==> run X: inputs <==
==> flow/design.v <==
`timescale 1ns / 1ps
module Multiplier_25 (
    input  wire               clk,
    input  wire signed [24:0] a,
    input  wire signed [24:0] b,
    output wire signed [49:0] p
);
reg signed [24:0] a_r, b_r;
reg signed [49:0] p_1, p_2, p_3;
always @(posedge clk) begin
    a_r <= a;
    b_r <= b;
    p_1 <= a_r * b_r;
    p_2 <= p_1;
    p_3 <= p_2;
end
assign p = p_3;
endmodule
`timescale 1ns / 1ps
module Power_Spec_Cal(
           input wire clk,
           input wire rst,
           input wire dv,
           input wire [9:0] xk_index,
           input wire [24:0] fft_data_out_re,
           input wire [24:0] fft_data_out_im,
           output reg [49:0] Power_Spec,		 
           output reg data_valid,				 
           output reg dv_FFT					 
       );
reg signed [24:0] fftout_re_d;
reg signed [24:0] fftout_im_d;
wire signed [49:0] re_square;
wire signed [49:0] im_square;
reg [0:2] dv_reg;
always @(posedge clk or posedge rst)
begin : PipelineRegister_process
    if (rst == 1'b1) begin
        fftout_re_d <= 25'sb0;
        fftout_im_d <= 25'sb0;
    end
    else begin
        fftout_re_d <= fft_data_out_re;
        fftout_im_d <= fft_data_out_im;
    end
end
Multiplier_25 Multiplier_RE (
                  .clk(clk),  
                  .a(fftout_re_d),  
                  .b(fftout_re_d),  
                  .p(re_square)  
              );
Multiplier_25 Multiplier_IM (
                  .clk(clk),  
                  .a(fftout_im_d),  
                  .b(fftout_im_d),  
                  .p(im_square)  
              );
always @(posedge clk or posedge rst)
begin
    if(rst == 1)
        Power_Spec <= 0;
    else
        Power_Spec <= re_square + im_square;
end
always @(posedge clk or posedge rst)
begin
    if(rst == 1)
        data_valid <= 0;
    else
        data_valid <= dv_reg[1];
end
always @(posedge clk or posedge rst)
begin
    if(rst == 1)
    begin
        dv_reg[0] <= 0;
        dv_reg[1] <= 0;
        dv_reg[2] <= 0;
    end
    else
    begin
        dv_reg[0] <= (dv & xk_index[9]);	 
        dv_reg[1] <= dv_reg[0];
        dv_reg[2] <= dv_reg[1];
    end
end
always @(posedge clk or posedge rst)
begin
    if(rst == 1)
    begin
        dv_FFT <= 0;
    end
    else
    begin
        dv_FFT <= dv;
    end
end
endmodule
==> flow/run.sh <==
#!/bin/bash
# the make line also repeats each setting of config.mk as NAME=value (left out here)
make -C /OpenROAD-flow-scripts/flow DESIGN_CONFIG=/design/flow/config.mk WORK_HOME=/design/flow/orfs CLKGATE_MAP_FILE= finish
==> flow/config.mk <==
export PLATFORM = sky130hd
export DESIGN_NAME = Power_Spec_Cal
export DESIGN_NICKNAME = Power_Spec_Cal
export VERILOG_FILES = /design/flow/design.v
export SDC_FILE = /design/flow/constraint.sdc
export NUM_CORES = 4
export LEC_CHECK = 0
export CAP_MARGIN = 20
export CORE_MARGIN = 2
export CORE_UTILIZATION = 64
export CTS_CLUSTER_SIZE = 90
export SETUP_SLACK_MARGIN = 0.49
export SLEW_MARGIN = 20
==> flow/constraint.sdc <==
create_clock -name core_clock -period 3.65 [get_ports {clk}]
set_input_delay 0.7300 -clock core_clock [delete_from_list [all_inputs] [get_ports {clk}]]
set_output_delay 0.7300 -clock core_clock [all_outputs]
set_load 0.01 [all_outputs]
==> run K (differences from run X) <==
Settings changed: CTS_CLUSTER_SIZE 90 to not set, SETUP_SLACK_MARGIN 0.49 to 1.33.
==> flow/constraint.sdc (replaced) <==
create_clock -name core_clock -period 5.41 [get_ports {clk}]
set_input_delay 1.0820 -clock core_clock [delete_from_list [all_inputs] [get_ports {clk}]]
set_output_delay 1.0820 -clock core_clock [all_outputs]
set_load 0.01 [all_outputs]
==> reports/writeup.txt <==
The run finished, with violations left. The layout checks failed on negative setup slack. Compared with the post-synthesis result, the final layout area differs by 26.5%. For the number of vias after detailed routing, the log shows 36,200. The routed design shows a via density per instance of 5.12. The logs give -3.11 ns for the least setup slack across all paths after layout and 87 for the setup-violating endpoint count in the final report.

The highest signal layer in the routed design was met5.
(the above is from run X)
==> reports/writeup.txt <==
The flow ran to the end, but the layout failed its checks. The report lists the violated layout checks as negative setup slack. The run gives -1.39 ns as the least setup slack across all paths after layout. The synthesized netlist devotes 4.84% of its cell area to compound gates. The run gives 5.14 for the per-cell via count in the routed design.

With the number of vias after detailed routing at 36,400, the gate count of the mapped netlist is 5,013. For the setup-violating endpoint count in the final report, the log shows 73.
(the above is from run K)

==> 12-24: inputs <==
RTL: the design.v shown in full above, as it stands there.
Settings: LEC_CHECK=0, CAP_MARGIN=20, CORE_ASPECT_RATIO=0.67, CORE_MARGIN=2, CORE_UTILIZATION=40, HOLD_SLACK_MARGIN=0.12, MAX_ROUTING_LAYER=met4, PLACE_DENSITY_LB_ADDON=0.04, SLEW_MARGIN=20, TNS_END_PERCENT=50; clock period 8.0 ns.
run.sh (not shown) runs the stock make flow with config.mk's settings and CLKGATE_MAP_FILE=.
==> inputs of 02-26, as changes to 12-24 <==
==> flow/config.mk (replaced) <==
export PLATFORM = sky130hd
export DESIGN_NAME = Power_Spec_Cal
export DESIGN_NICKNAME = Power_Spec_Cal
export VERILOG_FILES = /design/flow/design.v
export SDC_FILE = /design/flow/constraint.sdc
export NUM_CORES = 4
export LEC_CHECK = 0
export ABC_AREA = 1
export CAP_MARGIN = 5
export CELL_PAD_IN_SITES_DETAIL_PLACEMENT = 1
export CELL_PAD_IN_SITES_GLOBAL_PLACEMENT = 3
export CORE_ASPECT_RATIO = 1.86
export CORE_MARGIN = 8
export CORE_UTILIZATION = 40
export CTS_CLUSTER_DIAMETER = 315
export GPL_TIMING_DRIVEN = 0
export MAX_ROUTING_LAYER = met5
export SETUP_SLACK_MARGIN = 0.78
export SLEW_MARGIN = 25
==> flow/constraint.sdc (replaced) <==
create_clock -name core_clock -period 7.34 [get_ports {clk}]
set_input_delay 1.4680 -clock core_clock [delete_from_list [all_inputs] [get_ports {clk}]]
set_output_delay 1.4680 -clock core_clock [all_outputs]
set_load 0.01 [all_outputs]
==> impl_metrics.py <==
# Metrics from the implementation run
metrics = {
    "sta": {
        "rsz0062_at_grt": "no",
    },
    "layout": {
        "fillers": 12600,
        "sh_seq_area_pct": 16.3,
    },
    "run_status": {
        "status": "no timing/DRC/antenna violations",
    },
    "synth": {
        "synthAdderAreaFrac_pct": 54.7,
        "yosysCellCount": 5013,
    },
    "placed_design": {
        "dp_worst_setup_slack_ns": 0.302,
    },
    "floorplan": {
        "die_h_um": 301,
    },
    "clock_tree": {
        "cts-resized-gates": 0,
    },
    "critical_path": {
        "required_ns": 8.54,
    },
}
Source of the figures above: 12-24

==> impl_metrics.py <==
# Metrics from the implementation run
metrics = {
    "critical_path": {
        "required_ns": 7.94,
    },
    "synth": {
        "synthAdderAreaFrac_pct": 50.2,
    },
    "sta": {
        "worst_slack_ns": 0.697,
        "rsz0062_at_grt": "yes",
    },
    "placed_design": {
        "dp_worst_setup_slack_ns": -2.06,
    },
    "run_status": {
        "status": "no timing/DRC/antenna violations",
    },
    "layout": {
        "sh_seq_area_pct": 13.8,
        "fillers": 16400,
    },
    "clock_tree": {
        "cts-resized-gates": 836,
    },
}
Source of the figures above: 02-26


==> inputs of pepper <==
RTL: the design.v shown in full above, as it stands there.
make LEC_CHECK=0 CAP_MARGIN=20 CELL_PAD_IN_SITES_DETAIL_PLACEMENT=2 CORE_ASPECT_RATIO=1.23 CORE_MARGIN=2 CORE_UTILIZATION=40 CTS_CLUSTER_DIAMETER=64 GPL_TIMING_DRIVEN=0 HOLD_SLACK_MARGIN=0.18 MAX_ROUTING_LAYER=met4 PLACE_DENSITY_LB_ADDON=0.04 SLEW_MARGIN=35 TNS_END_PERCENT=50 finish   # period 8.0 ns
==> juniper: changes against pepper <==
CELL_PAD_IN_SITES_DETAIL_PLACEMENT = not set   (was 2)
CORE_ASPECT_RATIO = not set   (was 1.23)
CORE_UTILIZATION = 72   (was 40)
CTS_CLUSTER_DIAMETER = not set   (was 64)
GPL_TIMING_DRIVEN = not set   (was 0)
HOLD_SLACK_MARGIN = not set   (was 0.18)
MAX_ROUTING_LAYER = not set   (was met4)
PLACE_DENSITY = 0.65   (was not set)
PLACE_DENSITY_LB_ADDON = not set   (was 0.04)
SETUP_SLACK_MARGIN = -0.49   (was not set)
SLEW_MARGIN = 20   (was 35)
TNS_END_PERCENT = not set   (was 50)
==> flow/constraint.sdc (replaced) <==
create_clock -name core_clock -period 6.32 [get_ports {clk}]
set_input_delay 1.2640 -clock core_clock [delete_from_list [all_inputs] [get_ports {clk}]]
set_output_delay 1.2640 -clock core_clock [all_outputs]
set_load 0.01 [all_outputs]
==> sierra: changes against pepper <==
CELL_PAD_IN_SITES_DETAIL_PLACEMENT = not set   (was 2)
CORE_ASPECT_RATIO = not set   (was 1.23)
CORE_UTILIZATION = 17   (was 40)
CTS_CLUSTER_DIAMETER = not set   (was 64)
GPL_TIMING_DRIVEN = not set   (was 0)
HOLD_SLACK_MARGIN = not set   (was 0.18)
MAX_ROUTING_LAYER = not set   (was met4)
PLACE_DENSITY = 0.6   (was not set)
PLACE_DENSITY_LB_ADDON = not set   (was 0.04)
SLEW_MARGIN = 20   (was 35)
TNS_END_PERCENT = not set   (was 50)
==> flow/constraint.sdc (replaced) <==
create_clock -name core_clock -period 7.69 [get_ports {clk}]
set_input_delay 1.5380 -clock core_clock [delete_from_list [all_inputs] [get_ports {clk}]]
set_output_delay 1.5380 -clock core_clock [all_outputs]
set_load 0.01 [all_outputs]
==> flow_summary.yaml <==
# flow metrics
outcome:
  status: "no timing/DRC/antenna violations"
final_layout:
  finalNonFillerCells: 9510
  fillers: 33700
floorplanning:
  core_area_um2: 308000
  fp_util: 0.170
worst_setup_path:
  rr_endpoint: "Multiplier_RE.p_1[47]$_DFF_P_"
  rr_worst_depth: 28
sta:
  setup-tns-final_ns: 0
placed_design:
  dp.cells: 9361
clock_tree:
  clock_latency_ns: 0.71
drt:
  m1WireLength_um: 56100
  num_vias: 32800
  wl_met2_um: 55100
  highest_layer: "met5"
That was sierra.
==> flow_summary.yaml <==
# flow metrics
outcome:
  status: "finished with violations"
  so.violations: "setup timing"
sta:
  setup_viol: 45
  layout_setup_ws_ns: -0.633
  setup-tns-final_ns: -14.54
drt:
  highest_layer: "met5"
  m1WireLength_um: 45800
worst_setup_path:
  rr_worst_depth: 26
floorplanning:
  fp_util: 0.723
  core_area_um2: 72600
placed_design:
  dp.cells: 6659
final_layout:
  finalNonFillerCells: 6796
  fillers: 3693
clock_tree:
  clock_latency_ns: 0.59
That was juniper.
==> flow_summary.yaml <==
# flow metrics
floorplanning:
  core_area_um2: 130000
  fp_util: 0.403
clock_tree:
  clock_latency_ns: 0.67
  cts_tree: "built"
  cts.sinks: 448
outcome:
  status: "no timing/DRC/antenna violations"
final_layout:
  fillers: 13500
  finalNonFillerCells: 6946
sta:
  setup-tns-final_ns: 0
  holdWs_ns: 0.302
drt:
  m1WireLength_um: 62800
  wl_met2_um: 86000
  highest_layer: "met4"
worst_setup_path:
  rr_worst_depth: 24
That was pepper.

==> inputs of run R <==
Starts from the design.v that is shown in full above.
clock: 5.54 ns
lec_check: 0
cap_margin: 20
core_margin: 2
core_utilization: 72
cts_cluster_size: 10
place_density: 0.6
setup_slack_margin: 1.19
slew_margin: 20
tns_end_percent: 5
==> run Z: changes against run R <==
Settings changed: CORE_UTILIZATION 72 to 40, CTS_CLUSTER_SIZE 10 to not set, SETUP_SLACK_MARGIN 1.19 to not set, TNS_END_PERCENT 5 to not set.
==> flow/constraint.sdc (replaced) <==
create_clock -name core_clock -period 7.69 [get_ports {clk}]
set_input_delay 1.5380 -clock core_clock [delete_from_list [all_inputs] [get_ports {clk}]]
set_output_delay 1.5380 -clock core_clock [all_outputs]
set_load 0.01 [all_outputs]
==> run H: changes against run R <==
Settings changed: CELL_PAD_IN_SITES_DETAIL_PLACEMENT set to 1, CORE_ASPECT_RATIO set to 0.63, CORE_MARGIN 2 to 9, CORE_UTILIZATION 72 to 50, CTS_CLUSTER_DIAMETER set to 260, CTS_CLUSTER_SIZE 10 to 20, MAX_ROUTING_LAYER set to met4, MIN_ROUTING_LAYER set to met2, PLACE_DENSITY 0.6 to not set, SETUP_SLACK_MARGIN 1.19 to -0.59, TNS_END_PERCENT 5 to not set.
==> flow/constraint.sdc (replaced) <==
create_clock -name core_clock -period 7.85 [get_ports {clk}]
set_input_delay 1.5700 -clock core_clock [delete_from_list [all_inputs] [get_ports {clk}]]
set_output_delay 1.5700 -clock core_clock [all_outputs]
set_load 0.01 [all_outputs]
==> results <==
Between run Z and run H, the lower register-to-register slack is in run H (gap 0.70 ns).
Non-clock buffer count: run R is higher than run Z (645).
Count of clock-buffer cells in the layout: run Z is lower than run R (22).
Hold slack, lowest first: run H, run Z, run R.
First-iteration DRC count: run H > run R > run Z.
Setup slack: run H is higher than run R (0.95 ns).
Run H finished with negative setup slack left. Run Z finished with timing, DRC and antenna clean. Run R completed, yet does not pass: negative setup slack.
The highest final area belongs to run R, the lowest to run H.
==> figures <==
|  | run R | run H | run Z |
|---|---|---|---|
| Run status | finished with violations | finished with violations | no timing/DRC/antenna violations |
| Reasons for failing layout checks | negative setup slack | negative setup slack | - |
| Worst slack at placement | -1.41 ns | 0.0888 ns | 0.0833 ns |
| Detailed Route Iter0 Violations | 1,959 | 7,193 | 1,643 |
| Relative slew slack | 44.0% | 34.5% | 40.0% |
| Number of diodes | 1 | 72 | 2 |
| Die area | 75,100 sq um | 117,000 sq um | 134,000 sq um |
| Post CTS Setup Buffer Count | 27 | 0 | 0 |
| Cell with the biggest individual delay on the critical path | sky130_fd_sc_hd__fa_1 | sky130_fd_sc_hd__dfxtp_1 | sky130_fd_sc_hd__dfxtp_1 |
| Top layer in use | met5 | met4 | met4 |
| Met3 usage in global routing | 5.43% | 57.1% | 2.76% |
| Initial Utilization | 72.3% | 50.9% | 40.4% |
| Worst endpoint data arrival time | 7.41 ns | 8.83 ns | 7.93 ns |
| Total vias in the final route | 37,500 | 46,700 | 32,700 |
| Antenna violations before repair | 2 | 15 | 2 |

==> job 5930: inputs <==
// Power_Spec_Cal: RTL as listed in full above, without the edits since
==> flow/config.mk <==
export PLATFORM = sky130hd
export DESIGN_NAME = Power_Spec_Cal
export DESIGN_NICKNAME = Power_Spec_Cal
export VERILOG_FILES = /design/flow/design.v
export SDC_FILE = /design/flow/constraint.sdc
export NUM_CORES = 4
export LEC_CHECK = 0
export CAP_MARGIN = 20
export CORE_MARGIN = 2
export CORE_UTILIZATION = 31
export PLACE_DENSITY = 0.6
export SLEW_MARGIN = 20
==> flow/constraint.sdc <==
create_clock -name core_clock -period 10.9 [get_ports {clk}]
set_input_delay 2.1800 -clock core_clock [delete_from_list [all_inputs] [get_ports {clk}]]
set_output_delay 2.1800 -clock core_clock [all_outputs]
set_load 0.01 [all_outputs]
==> inputs of job 8822, as changes to job 5930 <==
--- a/flow/config.mk
+++ b/flow/config.mk
@@ -7,6 +7,7 @@
 export LEC_CHECK = 0
 export CAP_MARGIN = 20
 export CORE_MARGIN = 2
-export CORE_UTILIZATION = 31
-export PLACE_DENSITY = 0.6
+export CORE_UTILIZATION = 72
+export PLACE_DENSITY = 0.63
+export SETUP_SLACK_MARGIN = -0.38
 export SLEW_MARGIN = 20
==> flow/constraint.sdc (replaced) <==
create_clock -name core_clock -period 5.72 [get_ports {clk}]
set_input_delay 1.1440 -clock core_clock [delete_from_list [all_inputs] [get_ports {clk}]]
set_output_delay 1.1440 -clock core_clock [all_outputs]
set_load 0.01 [all_outputs]
==> inputs of job 7192, as changes to job 5930 <==
==> flow/config.mk (replaced) <==
export PLATFORM = sky130hd
export DESIGN_NAME = Power_Spec_Cal
export DESIGN_NICKNAME = Power_Spec_Cal
export VERILOG_FILES = /design/flow/design.v
export SDC_FILE = /design/flow/constraint.sdc
export NUM_CORES = 4
export LEC_CHECK = 0
export ABC_AREA = 0
export CAP_MARGIN = 5
export CELL_PAD_IN_SITES_DETAIL_PLACEMENT = 1
export CELL_PAD_IN_SITES_GLOBAL_PLACEMENT = 2
export CORE_ASPECT_RATIO = 0.71
export CORE_MARGIN = 10
export CORE_UTILIZATION = 40
export CTS_CLUSTER_DIAMETER = 315
export GPL_TIMING_DRIVEN = 0
export MAX_ROUTING_LAYER = met5
export SETUP_SLACK_MARGIN = 1.59
export SLEW_MARGIN = 25
==> flow/constraint.sdc (replaced) <==
create_clock -name core_clock -period 8.0 [get_ports {clk}]
set_input_delay 1.6000 -clock core_clock [delete_from_list [all_inputs] [get_ports {clk}]]
set_output_delay 1.6000 -clock core_clock [all_outputs]
set_load 0.01 [all_outputs]
==> comparison <==
- Job 7192 completed with no timing, DRC or antenna violations. Job 5930 went through all stages and came out clean. Job 8822 reached the layout checks and failed them: negative setup slack.
- Utilization: job 5930 is lower than job 7192 (14 points).
- Register-to-register slack, highest first: job 5930, job 7192, job 8822.
- In job 5930 the cell count is higher than in job 8822, by about 6%.
- The highest maximum frequency belongs to job 8822, the lowest to job 5930.
- In job 8822 the via count is larger than in job 5930, by 19%.
- Of job 7192 and job 8822, job 7192 has the higher clock skew (gap 0.0066 ns).
==> figures <==
Tot GR Track Use: job 5930 14.3%; job 7192 22.6%; job 8822 37.7%
Highest routed metal layer: job 5930 met4; job 7192 met5; job 8822 met5
FF/Latch Area: job 5930 9490 um^2; job 7192 9640 um^2; job 8822 9630 um^2
Final Instance Area: job 5930 58,100 um^2; job 7192 63,400 um^2; job 8822 65,200 um^2
Status: job 5930 finished clean; job 7192 finished clean; job 8822 failed layout checks
Violated checks: job 5930 -; job 7192 -; job 8822 negative setup slack
OpenROAD warnings: job 5930 50; job 7192 55; job 8822 55
CP Data Required Time: job 5930 11.50 ns; job 7192 8.53 ns; job 8822 6.22 ns
Count of vias placed by the detailed router: job 5930 32,400; job 7192 34,700; job 8822 38,500
DP Area: job 5930 56,300 um^2; job 7192 56,600 um^2; job 8822 61,100 um^2
Worst Max-Slew Pin Slew: job 5930 0.949 ns; job 7192 0.972 ns; job 8822 0.818 ns
Met3 WL post-DR: job 5930 5480 um; job 7192 10,900 um; job 8822 8830 um
Final HPWL DP: job 5930 96,000 um; job 7192 132,000 um; job 8822 102,000 um
FF-to-FF setup slack: job 5930 2.37 ns; job 7192 0.81 ns; job 8822 -1.33 ns
Number of search-and-repair iterations in the first detailed-routing pass: job 5930 5; job 7192 5; job 8822 12
